Setup of run A:
// ARM
module ARM(
	input clk, rst,
	output [32 - 1:0] imem_addr,
	input [32 - 1:0] imem_data,
	output [32 - 1:0] dmem_addr,
	output [32 - 1:0] dmem_wdata,
	output dmem_read,
	output dmem_write,
	input [32 - 1:0] dmem_rdata,
	input dmem_ready
);
	wire frwrd_mode = 1'b1;  
	wire freeze, branch_taken, flush;
	wire[32 - 1:0] 	PC_IF, PC_IF_Reg,
								PC_ID, PC_ID_Reg,
								PC_EXE, PC_EXE_Reg,
								PC_MEM, PC_MEM_Reg,
								PC_WB;
	wire [3:0] actual_status_register_out; 
	wire[32 - 1:0] 	Instruction_IF, Instruction_IF_Reg;
	wire hazard;
	assign freeze = hazard;
	wire branch_taken_ID_Reg;
	assign flush = branch_taken_ID_Reg;
	wire branch_taken_EXE;
	assign branch_taken_EXE = branch_taken_ID_Reg;
	wire [32 - 1 : 0] branch_address_EXE;
	wire freeze_MEM;  
	IF_Stage IF_Stage(
		.clk(clk), 
		.rst(rst),
		.freeze(freeze | freeze_MEM), 
		.branch_taken(branch_taken_EXE),
		.branch_addr(branch_address_EXE),
		.PC(PC_IF),
		.instruction(Instruction_IF),
		.imem_addr(imem_addr),
		.imem_data(imem_data)
	);
	IF_Stage_Reg IF_Stage_Reg(
		.clk(clk), 
		.rst(rst),
		.freeze(freeze | freeze_MEM), 
		.flush(flush),
		.PC_in(PC_IF), 
		.instruction_in(Instruction_IF),
        .PC(PC_IF_Reg), 
		.instruction(Instruction_IF_Reg)
	);
	wire mem_read_ID, mem_read_ID_Reg;
	wire mem_write_ID, mem_write_ID_Reg;
	wire wb_enable_ID, wb_enable_ID_Reg;
	wire [4 - 1:0] execute_command_ID, execute_command_ID_Reg;
	wire branch_taken_ID; 
	wire status_write_enable_ID, status_write_enable_ID_Reg;
	wire [32 - 1:0] reg_file_1_ID, reg_file_1_ID_Reg;
	wire [32 - 1:0] reg_file_2_ID, reg_file_2_ID_Reg;
	wire immediate_ID, immediate_ID_Reg;
	wire [23:0] signed_immediate_ID, signed_immediate_ID_Reg;
	wire [12 - 1:0] shift_operand_ID, shift_operand_ID_Reg;
  ...
Size in the first run: ~900 flip-flops, ~0.059 mm^2 of cells after synthesis.
Settings: LEC_CHECK=0, CAP_MARGIN=20, CORE_MARGIN=2, CORE_UTILIZATION=58, SLEW_MARGIN=20, TNS_END_PERCENT=5; clock period 13.4 ns.
run.sh (not shown) runs the stock make flow with config.mk's settings and CLKGATE_MAP_FILE=.
Finished, but not clean: run A, with setup timing.
Input changes introduced in run B (baseline for comparison: run A):
# run A
export LEC_CHECK = 0
export CAP_MARGIN = 20
export CORE_MARGIN = 2
export CORE_UTILIZATION = 58
export SLEW_MARGIN = 20
export TNS_END_PERCENT = 5
create_clock -name core_clock -period 13.4 [get_ports {clk}]
# run B
export LEC_CHECK = 0
export CAP_MARGIN = 20
export CORE_MARGIN = 2
export CORE_UTILIZATION = 50
export SETUP_SLACK_MARGIN = 2.86
export SLEW_MARGIN = 20
create_clock -name core_clock -period 11.0 [get_ports {clk}]
==> comparison <==
Placed standard-cell area (run B over run A): increase, about 2.7%
From run B to run A, number of levels the H-tree was split into did not move at all.
Comparing run B and run A, CTS buffer count is higher on run B.
Comparing run A against run B, there is no change at all in number of library cell types mapped by synthesis.
Die area | run B > run A
Run B did not finish; the tool stopped in global routing (5_1_grt) with error ODB-0269.
Run B against run A: count of flip-flops with a built-in enable after synthesis has remained practically unchanged; sum of net half-perimeters after detailed placement has increased; core area has increased.
Input-level comparison between run C and run B:
# run B
export LEC_CHECK = 0
export CAP_MARGIN = 20
export CORE_MARGIN = 2
export CORE_UTILIZATION = 50
export SETUP_SLACK_MARGIN = 2.86
export SLEW_MARGIN = 20
create_clock -name core_clock -period 11.0 [get_ports {clk}]
# run C
export LEC_CHECK = 0
export CAP_MARGIN = 20
export CORE_MARGIN = 2
export CORE_UTILIZATION = 50
export SETUP_SLACK_MARGIN = -1.02
export SLEW_MARGIN = 20
export TNS_END_PERCENT = 40
create_clock -name core_clock -period 11.0 [get_ports {clk}]
--- outcome ---
Final checks on run C, whose flow otherwise completed, came back failing, citing setup timing.
Run C vs. run B: setup slack at placement went down by 270 ps.
Going from run B to run C, core area neither gained nor lost much, mean instance size in the synthesized netlist neither gained nor lost much, standard cell area after detailed placement lost about 0.8%.
Reported for run C and run B, total of flip-flops plus latches after synthesis turned out identical to the last digit.
Portion of netlist area occupied by mux cells: run B vs run C identical
As far as area of the mapped netlist is concerned, run C and run B perform about the same.
Run B -> run C: number of standard-cell rows in the floorplan delta 0, exact match
